fjord:
==> flow/design.v (excerpt) <==
module Classic_Pong_Top (
    input clk_i,
    input rst_i,
    input UART_RX_i,
    input sw1_i,
    input sw2_i,
    input sw3_i,
    input sw4_i,
    output VGA_Hsync_o,
    output VGA_Vsync_o,
    output VGA_Red_0_o,
    output VGA_Red_1_o,
    output VGA_Red_2_o,
    output VGA_Grn_0_o,
    output VGA_Grn_1_o,
    output VGA_Grn_2_o,
    output VGA_Blu_0_o,
    output VGA_Blu_1_o,
    output VGA_Blu_2_o
);
Size in the first run: about 18 I/O pins.
Settings: LEC_CHECK=0, CAP_MARGIN=30, CELL_PAD_IN_SITES_GLOBAL_PLACEMENT=0, CORE_MARGIN=6, CORE_UTILIZATION=68, GPL_TIMING_DRIVEN=0, HOLD_SLACK_MARGIN=0.07, MIN_ROUTING_LAYER=met1, PLACE_DENSITY_LB_ADDON=0.11, SLEW_MARGIN=40, TNS_END_PERCENT=50; clock period 5.95 ns.
run.sh (not shown) runs the stock make flow with config.mk's settings and CLKGATE_MAP_FILE=.
fjord closes out successfully: all stages finished, all timing, DRC and antenna checks passed.
The following lists how raven was set up differently from fjord:
Settings: CORE_UTILIZATION changed from 68 to 37; SETUP_SLACK_MARGIN newly set to 0.55; HOLD_SLACK_MARGIN removed (was 0.07); TNS_END_PERCENT changed from 50 to 30; CORE_ASPECT_RATIO newly set to 0.83.
Row utilization: raven lower / fjord higher
fjord -> raven: top-level I/O count delta 0, exact match
Highest fanout seen on the critical path: fjord vs raven, no meaningful difference
Going from fjord to raven, number of clock buffers in the layout climbed 3, maximum number of pins on one net before global-route repair went down by 1.
In the floorplan summary, raven is listed with a die area greater than that of fjord.
raven vs fjord — global-route wire length before repair climbed by a few percent
Looking at total inserted antenna cells, raven sits 1 above fjord.
Compared with fjord, the router placed fewer vias in raven.
Comparing raven with fjord, the sequential power came out essentially unchanged.
[diff] routed wire length, raven relative to fjord: regression
Setup changes, raven to xenon
Settings: a deleted TNS_END_PERCENT that had been 30; an added PLACE_DENSITY of 0.6; a deleted MIN_ROUTING_LAYER that had been met1; a change of CAP_MARGIN from 30 to 20; a deleted GPL_TIMING_DRIVEN that had been 0; a deleted PLACE_DENSITY_LB_ADDON that had been 0.11; a change of CORE_MARGIN from 6 to 2; a change of SLEW_MARGIN from 40 to 20; a change of CORE_UTILIZATION from 37 to 40; a deleted SETUP_SLACK_MARGIN that had been 0.55; a deleted CORE_ASPECT_RATIO that had been 0.83; a deleted CELL_PAD_IN_SITES_GLOBAL_PLACEMENT that had been 0; a change of the clock period (ns, I/O delays scaled along) from 5.95 to 12.1.
Notes after the runs:
From raven to xenon the numbers moved as follows: number of sequential cells in the layout did not really move, fraction of area in registers went up, part of the total power dissipated in combinational logic went down, fraction of power consumed by the clock network did not really move, fraction of the mapped netlist area in compound gates did not really move.
Post-route standard cell area excluding fillers for xenon: about 1.3% down relative to raven
Relative to raven, die outline width has gone down in xenon.
Power consumed by the clock network, xenon and raven, higher one = raven.
Any difference in unique cell type count in the Yosys netlist between xenon and raven is small enough to ignore.
The global-route usage of xenon is higher than that of raven.
Sort xenon and raven by first-pass GRT wire length, descending, and raven comes first.
> inputs changed (xenon -> tundra)
Settings: CORE_UTILIZATION: 40 -> 72; PLACE_DENSITY: 0.6 -> 0.67; the clock period (ns, I/O delays scaled along): 12.1 -> 9.35.
### Flow results
tundra has less setup slack than xenon. Diff xenon -> tundra | global placer's final weighted congestion | increase of 0.053. Biggest power consumer among the groups = the clock network: xenon; biggest power consumer among the groups = registers: tundra. Half-perimeter wire length after detailed placement: tundra < xenon. Compared with xenon, tundra degrades peak supply drop. The clock skew of tundra and that of xenon are within noise of each other.


Classic_Pong_Top again, from the RTL that the note above started with.
clock: 5.31 ns
lec_check: 0
abc_area: 1
cap_margin: 20
core_margin: 2
core_utilization: 72
cts_cluster_diameter: 364
cts_cluster_size: 15
gpl_routability_driven: 0
gpl_timing_driven: 0
place_density_lb_addon: 0.02
slew_margin: 20
The first run went through all stages and came out clean.
==> next run, changes <==
- CTS_CLUSTER_DIAMETER: 364 -> unset
- CTS_CLUSTER_SIZE: 15 -> unset
- GPL_ROUTABILITY_DRIVEN: 0 -> unset
- GPL_TIMING_DRIVEN: 0 -> unset
- PLACE_DENSITY_LB_ADDON: 0.02 -> 0.08
Routed wire length falls by about 2.5%.
Setup slack gets better by 200 ps.
Die area does not change.
Final area goes up by about 1.5%.
Global-route usage goes down by 0.84 points.
Sequential power hardly moves.
First-iteration DRC count came out higher by 5.4%.
==> next run, changes <==
- ABC_AREA: 1 -> unset
- PLACE_DENSITY_LB_ADDON: 0.08 -> 0.01
- SETUP_SLACK_MARGIN: unset -> 1.57
- The changed run passed the timing, design-rule and antenna checks
- hold slack gets better by 17 ps
- maximum frequency is lower by 13%
- first-iteration DRC count goes down by 35%
- sequential cell count does not change
- clock power hardly moves
- wire length came out lower by 20%
- die area falls by 10%
- worst setup slack degrades by 460 ps
- non-clock buffer count goes down by 1
==> next run, changes <==
- ABC_AREA: unset -> 1
- CTS_CLUSTER_SIZE: unset -> 15
- GPL_ROUTABILITY_DRIVEN: unset -> 0
- PLACE_DENSITY_LB_ADDON: 0.01 -> 0.02
- SETUP_SLACK_MARGIN: 1.57 -> 1.58
What happened: Total power fell by 1.2%. Setup slack gains 550 ps. Wire length rose by 23%. Global-route usage rose by 3.6 points. Worst hold slack loses 8.6 ps. Area after synthesis rose by 12%.


Starting RTL as in the previous note.
==> flow/design.v (excerpt) <==
module Classic_Pong_Top (
    input clk_i,
    input rst_i,
    input UART_RX_i,
    input sw1_i,
    input sw2_i,
    input sw3_i,
    input sw4_i,
    output VGA_Hsync_o,
    output VGA_Vsync_o,
    output VGA_Red_0_o,
    output VGA_Red_1_o,
    output VGA_Red_2_o,
    output VGA_Grn_0_o,
    output VGA_Grn_1_o,
    output VGA_Grn_2_o,
    output VGA_Blu_0_o,
    output VGA_Blu_1_o,
    output VGA_Blu_2_o
);
clock: 5.95 ns
lec_check: 0
cap_margin: 30
cell_pad_in_sites_global_placement: 0
core_margin: 6
core_utilization: 68
hold_slack_margin: 0.07
min_routing_layer: met1
place_density_lb_addon: 0.11
slew_margin: 20
tns_end_percent: 70
The first run completed with no timing, DRC or antenna violations.
Next try:
- CAP_MARGIN: 30 -> 20
- CELL_PAD_IN_SITES_GLOBAL_PLACEMENT: 0 -> default
- CORE_MARGIN: 6 -> 2
- CORE_UTILIZATION: 68 -> 40
- HOLD_SLACK_MARGIN: 0.07 -> default
- MIN_ROUTING_LAYER: met1 -> default
- PLACE_DENSITY: default -> 0.6
- PLACE_DENSITY_LB_ADDON: 0.11 -> default
- TNS_END_PERCENT: 70 -> default
- clock period: 5.95 -> 9.56 ns (I/O delays scaled with it)
After rerunning: The new run ran to the end with no violations; utilization goes down by 33 points; setup slack improves by 3600 ps; clock power came out lower by 43%; design area grows by 0.61%; final cell count rose by 9.8%; count of clock-buffer cells in the layout is higher by 10.


Starting RTL as in the previous note.
==> flow/config.mk <==
export PLATFORM = sky130hd
export DESIGN_NAME = Classic_Pong_Top
export DESIGN_NICKNAME = Classic_Pong_Top
export VERILOG_FILES = /design/flow/design.v
export SDC_FILE = /design/flow/constraint.sdc
export NUM_CORES = 4
export LEC_CHECK = 0
export CAP_MARGIN = 30
export CELL_PAD_IN_SITES_GLOBAL_PLACEMENT = 0
export CORE_ASPECT_RATIO = 0.83
export CORE_MARGIN = 6
export CORE_UTILIZATION = 68
export GPL_TIMING_DRIVEN = 1
export HOLD_SLACK_MARGIN = 0.07
export MIN_ROUTING_LAYER = met1
export PLACE_DENSITY_LB_ADDON = 0.11
export SLEW_MARGIN = 40
export TNS_END_PERCENT = 50
==> flow/constraint.sdc <==
create_clock -name core_clock -period 5.95 [get_ports {clk_i}]
set_input_delay 1.1900 -clock core_clock [delete_from_list [all_inputs] [get_ports {clk_i}]]
set_output_delay 1.1900 -clock core_clock [all_outputs]
set_load 0.01 [all_outputs]
Next try:
- CORE_ASPECT_RATIO: 0.83 -> 0.59
- CORE_UTILIZATION: 68 -> 37
- GPL_ROUTABILITY_DRIVEN: unset -> 0
- GPL_TIMING_DRIVEN: 1 -> 0
- HOLD_SLACK_MARGIN: 0.07 -> unset
- SETUP_SLACK_MARGIN: unset -> 0.55
- TNS_END_PERCENT: 50 -> 30
Effect:
- The new run completed without violations
- global-route usage decreases by 7.6 points
- count of clock-buffer cells in the layout increases by 2
- sequential share of layout area decreases by 1.4 points
- via count decreases by 0.76%
- routed wire length increases by 15%
Next try:
- CAP_MARGIN: 30 -> 20
- CELL_PAD_IN_SITES_GLOBAL_PLACEMENT: 0 -> unset
- CORE_ASPECT_RATIO: 0.59 -> unset
- CORE_MARGIN: 6 -> 2
- CORE_UTILIZATION: 37 -> 64
- GPL_ROUTABILITY_DRIVEN: 0 -> unset
- GPL_TIMING_DRIVEN: 0 -> unset
- MIN_ROUTING_LAYER: met1 -> unset
- PLACE_DENSITY: unset -> 0.6
- PLACE_DENSITY_LB_ADDON: 0.11 -> unset
- SETUP_SLACK_MARGIN: 0.55 -> unset
- SLEW_MARGIN: 40 -> 20
- TNS_END_PERCENT: 30 -> unset
- clock period: 5.95 -> 9.56 ns (I/O delays scaled with it)
Effect:
- The new run finished with timing, DRC and antenna clean
- fmax is higher by roughly a tenth
- cell count is lower by roughly a tenth
- count of clock-buffer cells in the layout is lower by 4
- register-to-register slack is better by 4.0 ns
- flip-flop count stays the same
- die size is lower by well over a third
Next try:
- ABC_AREA: unset -> 1
- CORE_UTILIZATION: 64 -> 65
- CTS_CLUSTER_DIAMETER: unset -> 285
- clock period: 9.56 -> 18.2 ns (I/O delays scaled with it)
Non-clock buffer count goes up by 2.
Cell count grows by about 32%.
Worst setup slack gains 7.0 ns.
Clock power is lower by about 54%.
Core utilization fell by 0.53 points.
Total power fell by 51%.
Sequential cell count is unchanged.
Register-to-register slack is better by 9.1 ns.


Starting RTL as in the previous note.
make LEC_CHECK=0 ABC_AREA=1 CAP_MARGIN=20 CORE_MARGIN=2 CORE_UTILIZATION=72 CTS_CLUSTER_SIZE=15 GPL_ROUTABILITY_DRIVEN=0 HOLD_SLACK_MARGIN=0.29 PLACE_DENSITY_LB_ADDON=0.02 SETUP_SLACK_MARGIN=-0.14 SLEW_MARGIN=20 finish   # period 5.31 ns
Rerun with:
- CTS_CLUSTER_SIZE: 15 -> 71
- GPL_ROUTABILITY_DRIVEN: 0 -> not set
- HOLD_SLACK_MARGIN: 0.29 -> not set
- PLACE_DENSITY_LB_ADDON: 0.02 -> 0.01
Cell area decreases slightly.
Routed wire length barely changes.
First-iteration DRC count drops by about a fifth.
Cell count is about the same.
Rerun with:
- CTS_CLUSTER_SIZE: 71 -> 15
- GPL_ROUTABILITY_DRIVEN: not set -> 0
- PLACE_DENSITY_LB_ADDON: 0.01 -> 0.03
Outcome:
- The new run passed the timing, design-rule and antenna checks
- setup slack loses 83 ps
- non-clock buffer count stays the same
- sequential power barely changes
- global-route usage increases by 0.22 points
- clock power increases by about 4%
- sequential share of layout area decreases by 0.11 points
- clock skew increases by 6.8 ps
- core utilization increases by 0.26 points
- wire length increases by 1.3%
- power increases by 1.8%
- via count increases by 1.8%


Classic_Pong_Top again, from the RTL that the note above started with.
export LEC_CHECK = 0
export CAP_MARGIN = 20
export CORE_ASPECT_RATIO = 0.61
export CORE_MARGIN = 2
export CORE_UTILIZATION = 40
export GPL_ROUTABILITY_DRIVEN = 0
export HOLD_SLACK_MARGIN = -0.02
export PLACE_DENSITY = 0.6
export SETUP_SLACK_MARGIN = 0.87
export SLEW_MARGIN = 20
create_clock -name core_clock -period 9.01 [get_ports {clk_i}]
The starting point ran to the end with no violations.
Edit:
- CORE_ASPECT_RATIO: 0.61 -> default
- CORE_UTILIZATION: 40 -> 72
- GPL_ROUTABILITY_DRIVEN: 0 -> default
- HOLD_SLACK_MARGIN: -0.02 -> default
- SETUP_SLACK_MARGIN: 0.87 -> default
- clock period: 9.01 -> 8.82 ns (I/O delays scaled with it)
Clock skew stays flat. Synthesized area stays the same. Power climbs by 3.6%. Final area drops by 1.3%. Die size drops by 44%.


## exp/maple
Starting RTL as in the previous note.
Settings: LEC_CHECK=0, ABC_AREA=1, CAP_MARGIN=35, CORE_MARGIN=2, CORE_UTILIZATION=72, CTS_CLUSTER_DIAMETER=368, CTS_CLUSTER_SIZE=15, GPL_ROUTABILITY_DRIVEN=0, PLACE_DENSITY_LB_ADDON=0.02, SETUP_SLACK_MARGIN=-0.14, SLEW_MARGIN=20; clock period 5.31 ns.
Edits applied to the flow inputs when going from exp/maple to exp/onyx:
Settings: PLACE_DENSITY_LB_ADDON: 0.02 -> unset; CTS_CLUSTER_SIZE: 15 -> 72; CTS_CLUSTER_DIAMETER: 368 -> unset; CAP_MARGIN: 35 -> 20; GPL_ROUTABILITY_DRIVEN: 0 -> unset; PLACE_DENSITY: unset -> 0.38.
Count of buffering cells on the critical path with inverters included: exp/maple vs exp/onyx identical
exp/onyx vs. exp/maple: actual transition at the worst max-transition pin went up by 7.6 ps.
Sort exp/onyx and exp/maple by global-route met3 utilization, descending, and exp/onyx comes first.
exp/onyx ended up with clock as its group drawing the most power; exp/maple ended up with registers.
On maximum frequency, exp/onyx does worse than exp/maple.
Compared with exp/maple, exp/onyx shows a worst slack on hold paths that is 8.7 ps lower.
Sort exp/onyx and exp/maple by number of violations reported at the end of detailed-routing iteration 0 desc -> top: exp/maple
exp/onyx ended up with Pong_Top_Inst.Ball_Inst.Ball_Y_o[1]$_SDFFE_PP1N_ as its launch point of the worst path; exp/maple ended up with Pong_Top_Inst.Ball_Inst.Ball_Y_o[4]$_SDFFE_PP0N_.
Taking exp/maple as the reference, in exp/onyx number of instances in the synthesized netlist barely changed, clock period minus worst slack climbed 69 ps, part of the power in the clock network climbed 8.6 points.
There was hardly any difference in sum of net half-perimeters after detailed placement between exp/maple and exp/onyx.
In exp/onyx the required time at the endpoint of the critical path turned out 20 ps lower than in exp/maple.
--- input diff exp/onyx..exp/violet ---
Settings: PLACE_DENSITY_LB_ADDON newly set to 0.01; CTS_CLUSTER_DIAMETER newly set to 379; CTS_CLUSTER_SIZE changed from 72 to 16; PLACE_DENSITY removed (was 0.38).
==> results <==
Compared with exp/onyx, exp/violet shows a lower path length in cells of the critical path. Compared with exp/onyx, exp/violet shows sum of routed wire length over all layers lower by about 4.4%. Per the comparison of exp/violet with exp/onyx, sequential share of layout area up 0.90 points, via count lost 2.3%. Compared with exp/onyx, exp/violet shows total power lower by 17%. Higher global-route usage among exp/violet and exp/onyx: exp/onyx. A heaviest power group of registers is what exp/violet shows, while clock belongs to exp/onyx. | combinational share of power | exp/violet vs exp/onyx | 0.3 points higher |. Count of TritonRoute iterations in the first routing pass for exp/violet: 2 down relative to exp/onyx. Post-layout worst setup margin: lower on exp/onyx. Sort exp/violet and exp/onyx by logic depth of the worst register-to-register path, ascending, and exp/violet comes first. Total non-filler cell area in the finished layout (lower): exp/violet.


Classic_Pong_Top again, from the RTL that the note above started with.
Settings: LEC_CHECK=0, CAP_MARGIN=15, CORE_MARGIN=2, CORE_UTILIZATION=72, CTS_CLUSTER_DIAMETER=363, CTS_CLUSTER_SIZE=25, HOLD_SLACK_MARGIN=0.29, PLACE_DENSITY_LB_ADDON=0.0, SETUP_SLACK_MARGIN=-0.8, SLEW_MARGIN=20, TNS_END_PERCENT=10; clock period 14.7 ns.
The first run finished with timing, DRC and antenna clean.
==> next run, changes <==
CAP_MARGIN = 20   (was 15)
CORE_UTILIZATION = 19   (was 72)
CTS_CLUSTER_DIAMETER = default   (was 363)
CTS_CLUSTER_SIZE = default   (was 25)
HOLD_SLACK_MARGIN = default   (was 0.29)
PLACE_DENSITY = 0.6   (was default)
PLACE_DENSITY_LB_ADDON = default   (was 0.0)
SETUP_SLACK_MARGIN = default   (was -0.8)
TNS_END_PERCENT = default   (was 10)
clock period = 45.5 ns   (was 14.7 ns; I/O delays follow)
=>
- The changed run passed the timing, design-rule and antenna checks
- die area grows to 3.7 times its value
- sequential power fell by 68%
- cell count is higher by 40%
- worst setup slack gains 25000 ps
==> next run, changes <==
ABC_AREA = 1   (was default)
CORE_UTILIZATION = 72   (was 19)
PLACE_DENSITY = default   (was 0.6)
clock period = 5.45 ns   (was 45.5 ns; I/O delays follow)
Area after synthesis climbs by 12%; worst setup slack degrades by 32000 ps; power climbs to 7.9 times its value; design area climbs by 3.7%; utilization climbs by 57 points; wire length climbs by 24%.
==> next run, changes <==
ABC_AREA = default   (was 1)
CTS_CLUSTER_SIZE = 100   (was default)
PLACE_DENSITY = 0.6   (was default)
TNS_END_PERCENT = 5   (was default)
clock period = 17.7 ns   (was 5.45 ns; I/O delays follow)
=> Total power decreases by 71%; wire length goes down by about 20%; sequential share of layout area is higher by 3.7 points; cell count came out lower by 26%; flip-flop count does not change; setup slack is better by 10000 ps; worst hold slack improves by 32 ps; cell area shrinks by 10%.
Power and IR drop assume default switching activity.
